==> 03-07: inputs <==
// synth_top
module synth_top(
    input clk,
    input rst,
    input btnL,
    input [15:0] sw,
    output [3:0] led,
	output pmod_1,	 
	output pmod_2,	 
	output pmod_4	 
    );
==> flow/config.mk <==
export PLATFORM = sky130hd
export DESIGN_NAME = synth_top
export DESIGN_NICKNAME = synth_top
export VERILOG_FILES = /design/flow/design.v
export SDC_FILE = /design/flow/constraint.sdc
export NUM_CORES = 4
export LEC_CHECK = 0
export CAP_MARGIN = 40
export CORE_MARGIN = 2
export CORE_UTILIZATION = 44
export CTS_CLUSTER_DIAMETER = 81
export CTS_CLUSTER_SIZE = 25
export GPL_ROUTABILITY_DRIVEN = 0
export GPL_TIMING_DRIVEN = 0
export SETUP_SLACK_MARGIN = 5.0
export SLEW_MARGIN = 20
==> flow/constraint.sdc <==
create_clock -name core_clock -period 52.9 [get_ports {clk}]
set_input_delay 10.5800 -clock core_clock [delete_from_list [all_inputs] [get_ports {clk}]]
set_output_delay 10.5800 -clock core_clock [all_outputs]
set_load 0.01 [all_outputs]
run.sh (not shown) runs the stock make flow with config.mk's settings and CLKGATE_MAP_FILE=.
==> 09-02: changes against 03-07 <==
- ABC_AREA: not set -> 1
- CAP_MARGIN: 40 -> 10
- CORE_MARGIN: 2 -> 5
- CORE_UTILIZATION: 44 -> 24
- CTS_CLUSTER_DIAMETER: 81 -> 383
- CTS_CLUSTER_SIZE: 25 -> not set
- GPL_ROUTABILITY_DRIVEN: 0 -> 1
- GPL_TIMING_DRIVEN: 0 -> not set
==> flow/constraint.sdc (replaced) <==
create_clock -name core_clock -period 105.0 [get_ports {clk}]
set_input_delay 21.0000 -clock core_clock [delete_from_list [all_inputs] [get_ports {clk}]]
set_output_delay 21.0000 -clock core_clock [all_outputs]
set_load 0.01 [all_outputs]
==> impl_metrics.ini <==
; yosys + openroad results
[outcome]
outcome = complete, but fails checks
so.violations = negative setup slack

[routing]
routedWlPerCell_microns = 16.6

[die]
design.core.area_sq_mm = 0.116
fp-row-count = 125

[final_timing]
setup_viol = 8
fin_ws_ns = -38.69

[critical_path]
crit_fanout = 10
max_stage_delay_ns = 0.58

[final_layout]
final.signal_buffer_count = 631
regArea_sq_mm = 0.00583

[synth]
synthCells = 6403
ys_sh_xor_pct = 8.22

[power_and_ir_drop]
the above is filed under 03-07

==> impl_metrics.ini <==
; yosys + openroad results
[die]
design.core.area_sq_mm = 0.222
fp-row-count = 173

[final_layout]
regArea_sq_mm = 0.00583
final.signal_buffer_count = 108
nets = 8992

[critical_path]
max_stage_delay_ns = 0.46
crit_fanout = 29
slowest_stage = dfxtp_2

[synth]
top_cells_by_count = 1,716 x nand2_1, 1,288 x inv_1, 783 x ha_1
synthCells = 7830
ys_sh_xor_pct = 8.67

[outcome]
outcome = no timing/DRC/antenna violations

[worst_hold_path]
hp-class = reg2reg

[final_timing]
setup_viol = 0
the above is filed under 09-02


---

==> onyx: inputs <==
==> flow/design.v <==
`timescale 1ns / 1ps
module debounce(pb_debounced, pb, clk);
    output pb_debounced;
    input pb;
    input clk;
    reg [3:0] DFF;
    always @(posedge clk) begin
        DFF[3:1] <= DFF[2:0];
        DFF[0] <= pb;
    end
    assign pb_debounced = (DFF == 4'b1111) ? 1'b1 : 1'b0;
endmodule
module button(clk, btn, rst_n);
    input clk;
    input btn;
    output reg rst_n;
    always @(posedge clk) begin
        rst_n <= ~btn;
    end
endmodule
module one_pulse(clk, signal, op);
    input clk;
    input signal;
    output reg op;
    reg delay;
    always @(posedge clk) begin
        if (signal == 1'b1 && delay == 1'b0)
            op <= 1'b1;
        else
            op <= 1'b0;
        delay <= signal;
    end
endmodule
`timescale 1ns / 1ps
module clock_divider(
    input clk,
    input rst_n,
    input [31:0] num,
    output reg clk_div
    );
    reg [31:0] count;
    wire enough;
    assign enough = count >= num - 32'd1;
    always @(posedge clk) begin
        if (~rst_n || !enough) begin
            clk_div <= 1'b0;
        end else begin            
            clk_div <= 1'b1;
        end
        if (~rst_n || enough) begin
            count <= 32'd0;
        end else begin            
            count <= count + 32'd1;
        end
    end
endmodule
`timescale 1ns / 1ps
module pulse_wave_gen(
    input clk,
    input rst,
    input sample_tick,
    input [15:0]wave_length,  
    input [6:0]amplitude,
    input [5:0] duty,
    output [7:0]out
    );
    wire [15:0] high_length;
    wire [15:0] low_length;
    assign high_length = (wave_length * duty) >> 6;
    assign low_length = wave_length - high_length;
    wire state_transition;
    reg state;
    reg [15:0]sample_count;
    parameter up = 1'b0;
    parameter down = 1'b1;
    always @(posedge clk) begin
        if (state_transition || ~rst) begin
            sample_count <= 16'd0;
        end else begin
            if (sample_tick) 
                sample_count <= sample_count + 16'd1;
            else
                sample_count <= sample_count;
        end
        if (~rst) begin
            state <= up;
        end else begin
            if (state_transition)
                state <= ~state;
            else
                state <= state;
        end
    end
    assign state_transition = (sample_count >= high_length && state == up) || (sample_count >= low_length && state == down);
    assign out = (state == down)? (8'd127 - amplitude) : (8'd127 + amplitude);
endmodule
`timescale 1ns / 1ps
module triangle_wave_gen(
    input clk,
    input rst,
    input sample_tick,
    input [15:0]wave_length,  
    input [6:0]amplitude,
    output [7:0]out
    );
    wire [15:0] first_half_length;
    wire [15:0] second_half_length;
    assign first_half_length = wave_length >> 1;
    assign second_half_length = wave_length - first_half_length;
    wire state_transition;
    reg state;
    reg [15:0]sample_count;
    parameter up = 1'b0;
    parameter down = 1'b1;
    always @(posedge clk) begin
        if (state_transition || ~rst) begin
            sample_count <= 16'd0;
        end else begin
            if (sample_tick) 
                sample_count <= sample_count + 16'd1;
            else
                sample_count <= sample_count;
        end
        if (~rst) begin
            state <= up;
        end else begin
            if (state_transition)
                state <= ~state;
            else
                state <= state;
        end
    end
    assign state_transition = (sample_count >= first_half_length && state == up) || (sample_count >= second_half_length && state == down);
    assign out = (state == up)? (sample_count * amplitude * 2 / first_half_length) + (8'd127 - amplitude) : ((second_half_length - sample_count)* amplitude * 2 / second_half_length) + (8'd127 - amplitude);
endmodule
`timescale 1ns / 1ps
module AD_envelope_gen(
    input clk,
    input rst,
    input sample_tick,
    input [15:0]attack_time,
    input [15:0]decay_time,
    input [6:0] amplitude,
    input note_pressed,
    output [7:0]envelope
    );
    wire note_start;
    one_pulse op1(clk, note_pressed, note_start);
    wire state_transition;
    reg [15:0] sample_count;
    reg [1:0] state;
    wire [1:0] next_state;
    parameter attack = 2'd0;
    parameter decay = 2'd1;
    parameter idle = 2'd2;
    assign state_transition = (sample_count >= attack_time && state == attack) || (sample_count >= decay_time && state == decay) || note_start;
    assign next_state = note_start ? attack : (state + 2'd1);
    always @(posedge clk) begin
        if (~rst) begin
            state <= idle;
        end else begin
            if (state_transition)
                state <= next_state;
            else
                state <= state;
        end
        if (~rst || state_transition) begin
            sample_count <= 16'd0;
        end else begin
            if (sample_tick) begin
                sample_count <= sample_count + 16'd1;
            end else begin
                sample_count <= sample_count;
            end
        end
    end
    reg [11:0] ve;
    always @(posedge clk) begin
        if (~rst) begin
            ve <= 8'd0;
        end else begin
            if (sample_tick) begin
                if (state == attack)
                    ve <= amplitude * sample_count / attack_time;
                else if (state == decay)
                    ve <= amplitude * (decay_time - sample_count) / decay_time;
                else
                    ve <= 8'd0;
            end else begin
                ve <= ve;
            end
        end
    end
    assign envelope = ve > 8'd255 ? 8'd255 : ve[7:0];
endmodule
`timescale 1ns / 1ps
module noise_gen(
    input clk,
    input rst,
    input clk_div,
    input [6:0] amplitude,
    output [7:0] out
    );
    reg [7:0] noise;
    always @(posedge clk) begin
        if (~rst) begin
            noise <= 8'd27;
        end else begin
            if (clk_div) begin
                noise[7] <= noise[6];
                noise[6] <= noise[5];
                noise[5] <= noise[4];
                noise[4] <= noise[3];
                noise[3] <= noise[2];
                noise[2] <= noise[1];
                noise[1] <= noise[0];
                noise[0] <= noise[3] ^ noise[7];
            end else begin
                noise <= noise;
            end
        end
    end
    assign out = ((noise * amplitude) / 16'd127) + 8'd127 - amplitude;
endmodule
`timescale 1ns / 1ps
module mixer(
    input clk,
    input rst,
    input sample_tick,
    input [7:0] in0,
    input [7:0] in1,
    input [7:0] in2,
    input [7:0] in3,
    output reg [7:0] out
    );
    reg [9:0] mixed_value;
    wire [7:0] next_value;
    wire [9:0] sum;
    assign sum = ((in0 + in1) + (in2 + in3));
    always @(posedge clk) begin
        if (~rst) begin
            mixed_value <= 10'd0;
            out <= 8'd127;
        end else begin
            mixed_value <= (sum > 10'd381)? sum - 10'd381 : 10'd0;
            out <= sample_tick ? next_value : out;
        end
    end
    assign next_value = (mixed_value > 10'd255)? 8'd255 : mixed_value[7:0];    
endmodule
`timescale 1ns / 1ps
module PWM_gen (
    input clk,
    input rst,
    input [7:0] duty,
    output reg PWM
);
reg [7:0] count;
always @(posedge clk) begin
    if (~rst) begin
        count <= 8'd0;
        PWM <= 1'b0;
    end else begin
        count <= count + 8'd1;
        if(count < duty)
            PWM <= 1'b1;
        else
            PWM <= 1'b0;
    end
end
endmodule
`timescale 1ns / 1ps
module synth_top(
    input clk,
    input rst,
    input btnL,
    input [15:0] sw,
    output [3:0] led,
	output pmod_1,	 
	output pmod_2,	 
	output pmod_4	 
    );
    wire trigger_noise;
    debounce dn(trigger_noise, btnL, clk);
    assign led = sw[3:0];
    assign pmod_2 = 1'd1;	 
    assign pmod_4 = 1'd1;	 
    wire sample_tick;
    wire noise_tick;
    wire rst_n;
    button br(clk, rst, rst_n);
    clock_divider cd(
        clk,
        rst_n,
        16'd1024,
        sample_tick
    );
    clock_divider cdn(
        clk,
        rst_n,
        {16'd0, 16'b1110_1110_0110_0001},
        noise_tick
    );
    wire wnotecd, wnotecd2;
    clock_divider cdnote(
        clk,
        rst_n,
        32'd250_000,
        wnotecd
    );
    clock_divider cdnote2(
        clk,
        rst_n,
        32'd125_000,
        wnotecd2
    );
    reg [15:0] pulse1_wave_len;
    reg [15:0] pulse2_wave_len;
    reg [15:0] tri_wave_len;
    parameter [0:31] score_amp1 = 32'b1111_1111_1111_1111_0000_0000_0000_0000;
    parameter [0:31] score_amp2 = 32'b1000_0010_1000_0000_0000_0000_0000_0000;
    reg [4:0] score_ptr;
    always @(posedge clk) begin
        if (score_ptr == 5'd0) begin
            pulse2_wave_len <= 16'd148;
        end else begin
            pulse2_wave_len <= 16'd187;
        end
        if (~rst_n) begin
            tri_wave_len <= 16'd1493;
        end else begin
            if (wnotecd) begin
                if (tri_wave_len == 16'd747) begin
                    tri_wave_len <= 16'd1493;
                end else begin
                    tri_wave_len <= 16'd747;
                end
            end else begin
                tri_wave_len <= tri_wave_len;
            end
        end
        if (~rst_n) begin
            pulse1_wave_len <= 16'd373;
        end else begin
            if (wnotecd2) begin
                if (pulse1_wave_len == 16'd373) begin
                    pulse1_wave_len <= 16'd333;
                end else if (pulse1_wave_len == 16'd333) begin
                    pulse1_wave_len <= 16'd296;
                end else if (pulse1_wave_len == 16'd296) begin
                    pulse1_wave_len <= 16'd249;
                end else begin
                    pulse1_wave_len <= 16'd373;
                end
            end else begin
                pulse1_wave_len <= pulse1_wave_len;
            end
        end
        if (~rst_n) begin
            score_ptr <= 5'd0;
        end else begin
            if (wnotecd2) begin
                score_ptr <= score_ptr + 5'd1;
            end else begin
                score_ptr <= score_ptr;
            end
        end
    end
    wire [7:0] pulse1_out;
    wire [7:0] pulse2_out;
    wire [7:0] triangle_out;
    wire [7:0] noise_out;
    wire [7:0] mixer_out;
    pulse_wave_gen pwg1(
        .clk(clk),
        .rst(rst_n),
        .sample_tick(sample_tick),
        .wave_length(pulse1_wave_len),  
        .amplitude(7'd7 * score_amp1[score_ptr]),
        .duty(31),
        .out(pulse1_out)
    );
    pulse_wave_gen pwg2(
        .clk(clk),
        .rst(rst_n),
        .sample_tick(sample_tick),
        .wave_length(pulse2_wave_len),  
        .amplitude(7'd15 * score_amp2[score_ptr]),
        .duty(8),
        .out(pulse2_out)
    );
    triangle_wave_gen twg(
        .clk(clk),
        .rst(rst_n),
        .sample_tick(sample_tick),
        .wave_length(tri_wave_len),  
        .amplitude(127),
        .out(triangle_out)
    );
    wire [7:0] noise_envelope;
    AD_envelope_gen noise_ad(
    .clk(clk),
    .rst(rst_n),
    .sample_tick(sample_tick),
    .attack_time(200),
    .decay_time(5000),
    .amplitude(127),
    .note_pressed(trigger_noise),
    .envelope(noise_envelope)
    );
    noise_gen ng(
        .clk(clk),
        .rst(rst_n),
        .clk_div(noise_tick),
        .amplitude(noise_envelope),
        .out(noise_out)
    );
    reg [7:0] pulse1;
    reg [7:0] pulse2;
    reg [7:0] triangle;
    reg [7:0] noise;
    always @(posedge clk) begin
        if (sw[3])
            pulse1 <= pulse1_out;
        else
            pulse1 <= 8'd127;
        if (sw[2])
            pulse2 <= pulse2_out;
        else
            pulse2 <= 8'd127;
        if (sw[1])
            triangle <= triangle_out;
        else
            triangle <= 8'd127;
        if (sw[0])
            noise <= noise_out;
        else
            noise <= 8'd127;
    end
    mixer mx(
        .clk(clk),
        .rst(rst_n),
        .sample_tick(sample_tick),
        .in0(pulse1),
        .in1(pulse2),
        .in2(triangle),
        .in3(noise),
        .out(mixer_out)
    );
    PWM_gen audio_out(
        .clk(clk),
        .rst(rst_n),
        .duty(mixer_out),
        .PWM(pmod_1)
    );
endmodule
==> flow/run.sh <==
#!/bin/bash
# the make line also repeats each setting of config.mk as NAME=value (left out here)
make -C /OpenROAD-flow-scripts/flow DESIGN_CONFIG=/design/flow/config.mk WORK_HOME=/design/flow/orfs CLKGATE_MAP_FILE= finish
==> flow/config.mk <==
export PLATFORM = sky130hd
export DESIGN_NAME = synth_top
export DESIGN_NICKNAME = synth_top
export VERILOG_FILES = /design/flow/design.v
export SDC_FILE = /design/flow/constraint.sdc
export NUM_CORES = 4
export LEC_CHECK = 0
export ABC_AREA = 1
export CAP_MARGIN = 20
export CELL_PAD_IN_SITES_GLOBAL_PLACEMENT = 0
export CORE_ASPECT_RATIO = 0.78
export CORE_MARGIN = 10
export CORE_UTILIZATION = 39
export CTS_CLUSTER_DIAMETER = 292
export GPL_TIMING_DRIVEN = 0
export MIN_ROUTING_LAYER = met1
export PLACE_DENSITY = 0.37
export SETUP_SLACK_MARGIN = -2.0
export SLEW_MARGIN = 20
export TNS_END_PERCENT = 15
==> flow/constraint.sdc <==
create_clock -name core_clock -period 100.0 [get_ports {clk}]
set_input_delay 20.0000 -clock core_clock [delete_from_list [all_inputs] [get_ports {clk}]]
set_output_delay 20.0000 -clock core_clock [all_outputs]
set_load 0.01 [all_outputs]
==> willow: changes against onyx <==
- ABC_AREA: 1 -> unset
- CAP_MARGIN: 20 -> 40
- CELL_PAD_IN_SITES_GLOBAL_PLACEMENT: 0 -> unset
- CORE_ASPECT_RATIO: 0.78 -> unset
- CORE_MARGIN: 10 -> 2
- CORE_UTILIZATION: 39 -> 44
- CTS_CLUSTER_DIAMETER: 292 -> 83
- GPL_ROUTABILITY_DRIVEN: unset -> 0
- MIN_ROUTING_LAYER: met1 -> unset
- SETUP_SLACK_MARGIN: -2.0 -> 5.0
- TNS_END_PERCENT: 15 -> unset
==> flow/constraint.sdc (replaced) <==
create_clock -name core_clock -period 52.9 [get_ports {clk}]
set_input_delay 10.5800 -clock core_clock [delete_from_list [all_inputs] [get_ports {clk}]]
set_output_delay 10.5800 -clock core_clock [all_outputs]
set_load 0.01 [all_outputs]
==> juniper: changes against onyx <==
- ABC_AREA: 1 -> unset
- CELL_PAD_IN_SITES_GLOBAL_PLACEMENT: 0 -> unset
- CORE_ASPECT_RATIO: 0.78 -> unset
- CORE_MARGIN: 10 -> 2
- CORE_UTILIZATION: 39 -> 40
- CTS_CLUSTER_DIAMETER: 292 -> 138
- GPL_TIMING_DRIVEN: 0 -> unset
- MIN_ROUTING_LAYER: met1 -> unset
- PLACE_DENSITY: 0.37 -> unset
- PLACE_DENSITY_LB_ADDON: unset -> 0.26
- SETUP_SLACK_MARGIN: -2.0 -> unset
- TNS_END_PERCENT: 15 -> unset
==> comparison table <==
Outcome: juniper complete, no violations; willow complete, but fails checks; onyx complete, no violations
Reasons for failing layout checks: juniper -; willow negative setup slack; onyx -
Synthesized chip area reported by yosys: juniper 0.05110 mm2; willow 0.05110 mm2; onyx 0.05334 mm2
Transition time of the tightest slew-check pin: juniper 1.011 ns; willow 1.013 ns; onyx 1.038 ns
Number of placed instances, taps included: juniper 8,223; willow 8,041; onyx 9,745
Total negative slack for setup checks: juniper 0 ns; willow -202.31 ns; onyx 0 ns
Mean Syn Cell Area: juniper 7.980 um2; willow 7.980 um2; onyx 6.812 um2
Fin cells: juniper 8,318; willow 8,543; onyx 9,855
Final Util: juniper 0.4456; willow 0.5364; onyx 0.4319
Die y size: juniper 361.4 um; willow 344.8 um; onyx 346.6 um
Synth Cell Area: juniper 0.05110 mm2; willow 0.05110 mm2; onyx 0.05334 mm2
Placeable Area: juniper 0.1272 mm2; willow 0.1157 mm2; onyx 0.1355 mm2
Skew-Pair Late Insertion Delay: juniper 0.56 ns; willow 0.61 ns; onyx 0.59 ns
R2R setup slack: juniper 6.04 ns; willow -39.74 ns; onyx 7.53 ns
Instance tally after logic synthesis: juniper 6,403; willow 6,403; onyx 7,830
Flip-flop and latch area: juniper 0.005834 mm2; willow 0.005836 mm2; onyx 0.005833 mm2
Area of all placed cells without fillers: juniper 0.05668 mm2; willow 0.06208 mm2; onyx 0.05852 mm2
Endpoint, Worst Hold: juniper dn.DFF[3]; willow dn.DFF[2]; onyx dn.DFF[3]
Sequential cell area share: juniper 0.1029; willow 0.09400; onyx 0.09967
GRT met2 Usage: juniper 0.3385; willow 0.4186; onyx 0.2534
Number of setup buffers added after CTS: juniper 0; willow 107; onyx 4
Violation count after the first detailed-routing iteration: juniper 2,441; willow 2,386; onyx 2,374
